Design total_fir, start of the top module:
module total_fir(total_out, x_in, clk);
	input clk;
	input signed[7:0]x_in;
	output signed[15:0]total_out;
	wire signed[7:0]c0 = 8'b0_0010001;
	wire signed[7:0]c1 = 8'b1_1010111;
	wire signed[7:0]c2 = 8'b0_0011000;
	wire signed[7:0]c3 = 8'b1_1000110;
	wire signed[7:0]c4 = 8'b1_0001100;
	wire signed[7:0]c5 = 8'b0_1010110;
	wire signed[7:0]c6 = 8'b1_0011010;
	wire signed[7:0]c7 = 8'b0_0111010;
	wire signed[7:0]c8 = 8'b1_1110000;
	wire signed[7:0]c9 = 8'b0_1111111;
	wire signed[7:0]c10 = 8'b0_0001111;
	wire signed[7:0]c11 = 8'b1_1110111;
	wire signed[7:0]c12 = 8'b1_1101011;
	wire signed[7:0]c13 = 8'b1_0110110;
	wire signed[7:0]c14 = 8'b1_0111100;
	wire signed[7:0]c15 = 8'b1_1010000;
	wire signed[7:0]in_a;
	wire signed[7:0]d1_eigh_out, d2_eigh_out, d3_eigh_out, d4_eigh_out, d5_eigh_out, d6_eigh_out,
					d7_eigh_out, d8_eigh_out, d9_eigh_out, d10_eigh_out, d11_eigh_out, d12_eigh_out,
					d13_eigh_out, d14_eigh_out, d15_eigh_out, d16_eigh_out;
	wire signed[13:0]m1_out, m2_out, m3_out, m4_out, m5_out, m6_out, m7_out, m8_out, m9_out, m10_out,
					m11_out, m12_out, m13_out, m14_out, m15_out, m16_out; 
	wire signed[13:0]d1_fort_out, d2_fort_out, d3_fort_out,  d4_fort_out, d5_fort_out, d6_fort_out,
					d7_fort_out, d8_fort_out, d9_fort_out, d10_fort_out, d11_fort_out, d12_fort_out,
					d13_fort_out, d14_fort_out, d15_fort_out, d16_fort_out;
	wire signed[15:0]a1_out, a2_out, a3_out, a4_out;
	wire signed[15:0]d1_sixt_out, d2_sixt_out, d3_sixt_out, d4_sixt_out;
	wire signed[17:0]total_tmp, a5_out;
	assign in_a = x_in;
	dff #(8) dff_1_eigh( .out_a(d1_eigh_out), .in_a(in_a), .clk(clk) );
	mul mul_1( .out(m1_out), .in_c(c15), .in_a(d1_eigh_out) );
	dff #(14) dff_1_fort( .out_a(d1_fort_out), .in_a(m1_out), .clk(clk) );
  ...
Size in the first run: roughly 400 flip-flops, about 25 I/O pins.
make LEC_CHECK=0 ABC_AREA=1 CAP_MARGIN=0 CORE_MARGIN=2 CORE_UTILIZATION=72 CTS_CLUSTER_DIAMETER=265 MAX_ROUTING_LAYER=met4 PLACE_DENSITY=0.65 SETUP_SLACK_MARGIN=-0.2 SLEW_MARGIN=20 finish   # period 3.26 ns
run.sh (not shown) runs the stock make flow with config.mk's settings and CLKGATE_MAP_FILE=.
The first run completed, yet does not pass: negative setup slack.
Edit:
- ABC_AREA: 1 -> not set
- CAP_MARGIN: 0 -> 20
- CORE_UTILIZATION: 72 -> 40
- CTS_CLUSTER_DIAMETER: 265 -> not set
- MAX_ROUTING_LAYER: met4 -> not set
- PLACE_DENSITY: 0.65 -> not set
- SETUP_SLACK_MARGIN: -0.2 -> not set
- clock period: 3.26 -> 5.0 ns (I/O delays scaled with it)
- With this change the flow went through all stages and came out clean
- cell count drops by 9.5%
- design area drops by 9.6%
- sequential share of layout area climbs by 2.1 points
- synthesized cell count drops by 18%
- worst hold slack is better by 0.0033 ns
Edit:
- ABC_AREA: not set -> 1
- CORE_UTILIZATION: 40 -> 69
- CTS_CLUSTER_DIAMETER: not set -> 298
- clock period: 5.0 -> 2.88 ns (I/O delays scaled with it)
This time the run did not get past global routing, error DPL-0038.
Area after synthesis goes up by about 5%.
Die area drops by about 40%.
Synthesized cell count went up by 21%.
Edit:
- ABC_AREA: 1 -> not set
- CORE_UTILIZATION: 69 -> 72
- CTS_CLUSTER_DIAMETER: 298 -> not set
- PLACE_DENSITY: not set -> 0.67
- clock period: 2.88 -> 3.62 ns (I/O delays scaled with it)
Effect: The new run finished but failed the layout checks on negative setup slack; synthesized cell count is lower by 18%; area after synthesis is lower by 4.7%; die size is lower by 8.5%.
Edit:
- PLACE_DENSITY: 0.67 -> 0.65
- SETUP_SLACK_MARGIN: not set -> 0.88
- clock period: 3.62 -> 3.75 ns (I/O delays scaled with it)
The changed run ran to the end with violations: negative setup slack.
First-iteration DRC count is higher by 58%.
Hold slack degrades by 0.014 ns.
Wire length is higher by 33%.
Maximum frequency is lower by about 4%.
Via count is higher by 13%.
Worst setup slack degrades by 0.031 ns.
Cell count is lower by about 0.8%.
